==> branch umber <==
// alu
module alu #(
	parameter DATA_WIDTH = 32,
	parameter INST_WIDTH = 4
)(
	input                   i_clk,
	input                   i_rst_n,
	input  [DATA_WIDTH-1:0] i_data_a,
	input  [DATA_WIDTH-1:0] i_data_b,
	input  [INST_WIDTH-1:0] i_inst,
	input                   i_valid,
	output [DATA_WIDTH-1:0] o_data,
	output                  o_overflow,
	output                  o_valid
);
	reg [DATA_WIDTH - 1:0] o_data_r, o_data_w;
	reg o_overflow_r, o_overflow_w;
	reg o_valid_r, o_valid_w;
	reg [2 * DATA_WIDTH - 1:0] o_mul_temp;
	integer i;
	assign o_data = o_data_r;
	assign o_overflow = o_overflow_r;
	assign o_valid = o_valid_r;
	always @(*) begin
		if (i_valid) begin
			case (i_inst)
				4'd0: begin
					o_data_w = i_data_a + i_data_b;
					if (i_data_a[DATA_WIDTH - 1] && i_data_b[DATA_WIDTH - 1] && ~o_data_w[DATA_WIDTH - 1]) begin
						o_overflow_w = 1;
					end
					else if (~i_data_a[DATA_WIDTH - 1] && ~i_data_b[DATA_WIDTH - 1] && o_data_w[DATA_WIDTH - 1]) begin
						o_overflow_w = 1;
					end
					else begin
						o_overflow_w = 0;
					end
					o_valid_w = 1;
				end
				4'd1: begin
					o_data_w = i_data_a - i_data_b;
					if (~i_data_a[DATA_WIDTH - 1] && i_data_b[DATA_WIDTH - 1] && o_data_w[DATA_WIDTH - 1]) begin
						o_overflow_w = 1;
					end
					else if (i_data_a[DATA_WIDTH - 1] && ~i_data_b[DATA_WIDTH - 1] && ~o_data_w[DATA_WIDTH - 1]) begin
						o_overflow_w = 1;
					end
					else begin
						o_overflow_w = 0;
					end
					o_valid_w = 1;
				end
				4'd2: begin
					o_data_w = i_data_a * i_data_b;
					if ((i_data_a[DATA_WIDTH - 1] == i_data_b[DATA_WIDTH - 1]) && o_data_w[DATA_WIDTH - 1]) begin
						o_overflow_w = 1;
					end
					else if ((i_data_a[DATA_WIDTH - 1] != i_data_b[DATA_WIDTH - 1]) && ~o_data_w[DATA_WIDTH - 1]) begin
						o_overflow_w = 1;
					end
					else begin
						o_overflow_w = 0;
					end
					o_valid_w = 1;
				end
				4'd3: begin
  ...
Settings: LEC_CHECK=0, ABC_AREA=1, CAP_MARGIN=20, CELL_PAD_IN_SITES_DETAIL_PLACEMENT=2, CELL_PAD_IN_SITES_GLOBAL_PLACEMENT=2, CORE_MARGIN=2, CORE_UTILIZATION=40, CTS_CLUSTER_DIAMETER=144, MAX_ROUTING_LAYER=met4, MIN_ROUTING_LAYER=met2, SLEW_MARGIN=20; clock period 12.0 ns.
run.sh (not shown) runs the stock make flow with config.mk's settings and CLKGATE_MAP_FILE=.
==> branch maple (differences from branch umber) <==
==> flow/config.mk (replaced) <==
export PLATFORM = sky130hd
export DESIGN_NAME = alu
export DESIGN_NICKNAME = alu
export VERILOG_FILES = /design/flow/design.v
export SDC_FILE = /design/flow/constraint.sdc
export NUM_CORES = 4
export LEC_CHECK = 0
export CAP_MARGIN = 20
export CORE_MARGIN = 2
export CORE_UTILIZATION = 34
export SLEW_MARGIN = 20
==> flow/constraint.sdc (replaced) <==
create_clock -name core_clock -period 11.8 [get_ports {i_clk}]
set_input_delay 2.3600 -clock core_clock [delete_from_list [all_inputs] [get_ports {i_clk}]]
set_output_delay 2.3600 -clock core_clock [all_outputs]
set_load 0.01 [all_outputs]
==> branch nickel (differences from branch umber) <==
==> flow/config.mk (replaced) <==
export PLATFORM = sky130hd
export DESIGN_NAME = alu
export DESIGN_NICKNAME = alu
export VERILOG_FILES = /design/flow/design.v
export SDC_FILE = /design/flow/constraint.sdc
export NUM_CORES = 4
export LEC_CHECK = 0
export ABC_AREA = 1
export CAP_MARGIN = 10
export CORE_MARGIN = 2
export CORE_UTILIZATION = 51
export CTS_CLUSTER_DIAMETER = 337
export CTS_CLUSTER_SIZE = 48
export PLACE_DENSITY = 0.82
export SLEW_MARGIN = 20
==> branch cedar (differences from branch umber) <==
==> flow/config.mk (replaced) <==
export PLATFORM = sky130hd
export DESIGN_NAME = alu
export DESIGN_NICKNAME = alu
export VERILOG_FILES = /design/flow/design.v
export SDC_FILE = /design/flow/constraint.sdc
export NUM_CORES = 4
export LEC_CHECK = 0
export CAP_MARGIN = 20
export CORE_MARGIN = 2
export CORE_UTILIZATION = 71
export MAX_ROUTING_LAYER = met4
export SETUP_SLACK_MARGIN = 1.32
export SLEW_MARGIN = 20
==> flow/constraint.sdc (replaced) <==
create_clock -name core_clock -period 10.5 [get_ports {i_clk}]
set_input_delay 2.1000 -clock core_clock [delete_from_list [all_inputs] [get_ports {i_clk}]]
set_output_delay 2.1000 -clock core_clock [all_outputs]
set_load 0.01 [all_outputs]
==> summary of the runs <==
Of branch maple and branch nickel, branch maple has the higher non-clock buffer count (gap 89). In branch nickel the wire length is larger than in branch maple, by about 5%. In branch nickel the critical path depth is higher than in branch maple, by 3. Branch nickel passed the timing, design-rule and antenna checks. Branch maple finished clean. Branch umber ended with an error in global routing with GRT-0116. Branch cedar never finished: it broke off in global routing with GRT-0116. In sequential cell count, branch nickel and branch maple do not differ.
==> figures <==
Run status: branch cedar stopped before the end; branch maple complete, no violations; branch umber stopped before the end; branch nickel complete, no violations
Last stage reached: branch cedar global routing; branch maple -; branch umber global routing; branch nickel -
Register area: branch cedar -; branch maple 850.8 um^2; branch umber -; branch nickel 850.8 um^2
Timing startpoint of the critical path: branch cedar -; branch maple i_data_a[13]; branch umber -; branch nickel i_data_b[9]
Core footprint: branch cedar 56170 um^2; branch maple 117500 um^2; branch umber 114000 um^2; branch nickel 89600 um^2
Arr. time, crit path: branch cedar -; branch maple 11.61 ns; branch umber -; branch nickel 11.31 ns
Fraction of area in registers: branch cedar -; branch maple 1.930%; branch umber -; branch nickel 1.768%
Wire length on met2: branch cedar -; branch maple 74270 um; branch umber -; branch nickel 75930 um
Vertical extent of the die: branch cedar 241.7 um; branch maple 347.5 um; branch umber 342.8 um; branch nickel 304.1 um
Remaining antenna violation count: branch cedar -; branch maple 0; branch umber -; branch nickel 0
Share of cell area taken by muxes after synthesis: branch cedar 0.2558%; branch maple 0.2558%; branch umber 0%; branch nickel 0%

---

==> inputs of run R <==
==> flow/design.v <==
module alu #(
	parameter DATA_WIDTH = 32,
	parameter INST_WIDTH = 4
)(
	input                   i_clk,
	input                   i_rst_n,
	input  [DATA_WIDTH-1:0] i_data_a,
	input  [DATA_WIDTH-1:0] i_data_b,
	input  [INST_WIDTH-1:0] i_inst,
	input                   i_valid,
	output [DATA_WIDTH-1:0] o_data,
	output                  o_overflow,
	output                  o_valid
);
	reg [DATA_WIDTH - 1:0] o_data_r, o_data_w;
	reg o_overflow_r, o_overflow_w;
	reg o_valid_r, o_valid_w;
	reg [2 * DATA_WIDTH - 1:0] o_mul_temp;
	integer i;
	assign o_data = o_data_r;
	assign o_overflow = o_overflow_r;
	assign o_valid = o_valid_r;
	always @(*) begin
		if (i_valid) begin
			case (i_inst)
				4'd0: begin
					o_data_w = i_data_a + i_data_b;
					if (i_data_a[DATA_WIDTH - 1] && i_data_b[DATA_WIDTH - 1] && ~o_data_w[DATA_WIDTH - 1]) begin
						o_overflow_w = 1;
					end
					else if (~i_data_a[DATA_WIDTH - 1] && ~i_data_b[DATA_WIDTH - 1] && o_data_w[DATA_WIDTH - 1]) begin
						o_overflow_w = 1;
					end
					else begin
						o_overflow_w = 0;
					end
					o_valid_w = 1;
				end
				4'd1: begin
					o_data_w = i_data_a - i_data_b;
					if (~i_data_a[DATA_WIDTH - 1] && i_data_b[DATA_WIDTH - 1] && o_data_w[DATA_WIDTH - 1]) begin
						o_overflow_w = 1;
					end
					else if (i_data_a[DATA_WIDTH - 1] && ~i_data_b[DATA_WIDTH - 1] && ~o_data_w[DATA_WIDTH - 1]) begin
						o_overflow_w = 1;
					end
					else begin
						o_overflow_w = 0;
					end
					o_valid_w = 1;
				end
				4'd2: begin
					o_data_w = i_data_a * i_data_b;
					if ((i_data_a[DATA_WIDTH - 1] == i_data_b[DATA_WIDTH - 1]) && o_data_w[DATA_WIDTH - 1]) begin
						o_overflow_w = 1;
					end
					else if ((i_data_a[DATA_WIDTH - 1] != i_data_b[DATA_WIDTH - 1]) && ~o_data_w[DATA_WIDTH - 1]) begin
						o_overflow_w = 1;
					end
					else begin
						o_overflow_w = 0;
					end
					o_valid_w = 1;
				end
				4'd3: begin
					if (~i_data_a[DATA_WIDTH - 1] && i_data_b[DATA_WIDTH - 1]) begin
						o_data_w = i_data_a;
					end
					else if (i_data_a[DATA_WIDTH - 1] && ~i_data_b[DATA_WIDTH - 1]) begin
						o_data_w = i_data_b;
					end
					else if (i_data_a > i_data_b) begin
						o_data_w = i_data_a;
					end
					else begin
						o_data_w = i_data_b;
					end
					o_overflow_w = 0;
					o_valid_w = 1;
				end
				4'd4: begin
					if (~i_data_a[DATA_WIDTH - 1] && i_data_b[DATA_WIDTH - 1]) begin
						o_data_w = i_data_b;
					end
					else if (i_data_a[DATA_WIDTH - 1] && ~i_data_b[DATA_WIDTH - 1]) begin
						o_data_w = i_data_a;
					end
					else if (i_data_a < i_data_b) begin
						o_data_w = i_data_a;
					end
					else begin
						o_data_w = i_data_b;
					end
					o_overflow_w = 0;
					o_valid_w = 1;
				end
				4'd5: begin
					{o_overflow_w, o_data_w} = i_data_a + i_data_b;
					o_valid_w = 1;
				end
				4'd6: begin
					o_data_w = i_data_a - i_data_b;
					if (i_data_a < i_data_b) begin
						o_overflow_w = 1;
					end
					else begin
						o_overflow_w = 0;
					end
					o_valid_w = 1;
				end
				4'd7: begin
					o_mul_temp = i_data_a * i_data_b;
					o_overflow_w = 0;
					for (i = DATA_WIDTH; i < 2 * DATA_WIDTH; i = i + 1) begin
						if (o_mul_temp[i]) begin
							o_overflow_w = 1;
						end
					end
					o_data_w = o_mul_temp[DATA_WIDTH - 1:0];
					o_valid_w = 1;
				end
				4'd8: begin
					if (i_data_a > i_data_b) begin
						o_data_w = i_data_a;
					end
					else begin
						o_data_w = i_data_b;
					end
					o_overflow_w = 0;
					o_valid_w = 1;
				end
				4'd9: begin
					if (i_data_a < i_data_b) begin
						o_data_w = i_data_a;
					end
					else begin
						o_data_w = i_data_b;
					end
					o_overflow_w = 0;
					o_valid_w = 1;
				end
				4'd10: begin
					o_data_w = i_data_a & i_data_b;
					o_overflow_w = 0;
					o_valid_w = 1;
				end
				4'd11: begin
					o_data_w = i_data_a | i_data_b;
					o_overflow_w = 0;
					o_valid_w = 1;
				end
				4'd12: begin
					o_data_w = (i_data_a & ~i_data_b) | (~i_data_a & i_data_b);
					o_overflow_w = 0;
					o_valid_w = 1;
				end
				4'd13: begin
					o_data_w = ~i_data_a;
					o_overflow_w = 0;
					o_valid_w = 1;
				end
				4'd14: begin
					for (i = 0; i < DATA_WIDTH; i = i + 1) begin
						o_data_w[i] = i_data_a[DATA_WIDTH - 1 - i];
					end
					o_overflow_w = 0;
					o_valid_w = 1;
				end
				default: begin
					o_overflow_w = 0;
					o_data_w = 0;
					o_valid_w = 1;
				end
			endcase
		end
		else begin
			o_overflow_w = 0;
			o_data_w = 0;
			o_valid_w = 0;
		end
	end
	always @(posedge i_clk or negedge i_rst_n) begin
		if (~i_rst_n) begin
			o_data_r <= 0;
			o_overflow_r <= 0;
			o_valid_r <= 0;
		end
		else begin
			o_data_r <= o_data_w;
			o_overflow_r <= o_overflow_w;
			o_valid_r <= o_valid_w;
		end
	end
endmodule
==> flow/run.sh <==
#!/bin/bash
# the make line also repeats each setting of config.mk as NAME=value (left out here)
make -C /OpenROAD-flow-scripts/flow DESIGN_CONFIG=/design/flow/config.mk WORK_HOME=/design/flow/orfs CLKGATE_MAP_FILE= finish
==> flow/config.mk <==
export PLATFORM = sky130hd
export DESIGN_NAME = alu
export DESIGN_NICKNAME = alu
export VERILOG_FILES = /design/flow/design.v
export SDC_FILE = /design/flow/constraint.sdc
export NUM_CORES = 4
export LEC_CHECK = 0
export CAP_MARGIN = 20
export CELL_PAD_IN_SITES_GLOBAL_PLACEMENT = 0
export CORE_MARGIN = 2
export CORE_UTILIZATION = 72
export CTS_CLUSTER_DIAMETER = 33
export CTS_CLUSTER_SIZE = 24
export GPL_TIMING_DRIVEN = 1
export PLACE_DENSITY_LB_ADDON = 0.23
export SETUP_SLACK_MARGIN = -0.61
export SLEW_MARGIN = 5
export TNS_END_PERCENT = 25
==> flow/constraint.sdc <==
create_clock -name core_clock -period 10.9 [get_ports {i_clk}]
set_input_delay 2.1800 -clock core_clock [delete_from_list [all_inputs] [get_ports {i_clk}]]
set_output_delay 2.1800 -clock core_clock [all_outputs]
set_load 0.01 [all_outputs]
==> run M (differences from run R) <==
ABC_AREA = 1   (was unset)
CORE_MARGIN = 7   (was 2)
CTS_CLUSTER_SIZE = 95   (was 24)
PLACE_DENSITY = 0.35   (was unset)
PLACE_DENSITY_LB_ADDON = unset   (was 0.23)
SLEW_MARGIN = 25   (was 5)
==> flow/constraint.sdc (replaced) <==
create_clock -name core_clock -period 6.14 [get_ports {i_clk}]
set_input_delay 1.2280 -clock core_clock [delete_from_list [all_inputs] [get_ports {i_clk}]]
set_output_delay 1.2280 -clock core_clock [all_outputs]
set_load 0.01 [all_outputs]
==> run X (differences from run R) <==
CTS_CLUSTER_SIZE = 37   (was 24)
SETUP_SLACK_MARGIN = 1.44   (was -0.61)
TNS_END_PERCENT = 50   (was 25)
==> run Z (differences from run R) <==
CELL_PAD_IN_SITES_GLOBAL_PLACEMENT = unset   (was 0)
CORE_ASPECT_RATIO = 1.58   (was unset)
CORE_UTILIZATION = 40   (was 72)
CTS_CLUSTER_DIAMETER = unset   (was 33)
CTS_CLUSTER_SIZE = unset   (was 24)
GPL_TIMING_DRIVEN = 0   (was 1)
PLACE_DENSITY_LB_ADDON = unset   (was 0.23)
SETUP_SLACK_MARGIN = unset   (was -0.61)
SLEW_MARGIN = 20   (was 5)
TNS_END_PERCENT = unset   (was 25)
==> flow/constraint.sdc (replaced) <==
create_clock -name core_clock -period 12.0 [get_ports {i_clk}]
set_input_delay 2.4000 -clock core_clock [delete_from_list [all_inputs] [get_ports {i_clk}]]
set_output_delay 2.4000 -clock core_clock [all_outputs]
set_load 0.01 [all_outputs]
==> qor summary <==
| item | run M | run Z | run X | run R |
|---|---|---|---|---|
| Share of synthesized area spent on multiplexers | 0 | 0.002558 | 0.002558 | 0.002558 |
| Floorplan die area | 71040 um2 | 102900 um2 | 57610 um2 | 57610 um2 |
| Area fraction of the dominant cell type after synthesis | 0.3915 | 0.4482 | 0.4482 | 0.4482 |
| Cell group occupying the most layout area | - | logic gates | - | logic gates |
| Basic-gate share of the synthesized area counting and, or, nand and nor cells | 0.1968 | 0.1529 | 0.1529 | 0.1529 |
| First-iteration detailed-routing DRC count | - | 3877 | - | 6084 |
| Critical path peak fanout | - | 11 | - | 9 |
| DIE HEIGHT | 266.5 um | 402.0 um | 240.0 um | 240.0 um |
| Endpoints failing setup | - | 1 | - | 1 |
| End point of the critical path | - | o_overflow_r$_DFF_PN0_ | - | o_overflow_r$_DFF_PN0_ |
| Critical path class | - | input pin to flip-flop | - | input pin to flip-flop |
| Area of the synthesized netlist per yosys stat | 45920 um2 | 40110 um2 | 40110 um2 | 40110 um2 |
| Critical path buffer and inverter count | - | 6 | - | 6 |
| Critical Path End Type | - | flip-flop | - | flip-flop |
| Run status | aborted with a tool error | failed layout checks | aborted with a tool error | failed layout checks |
| Failing step | 5_1_grt | - | 5_1_grt | - |
| Violated checks | - | setup timing | - | setup timing |
| Cells after synthesis | 6751 | 4961 | 4961 | 4961 |
| TNS Setup | - | -0.02503 ns | - | -0.3925 ns |
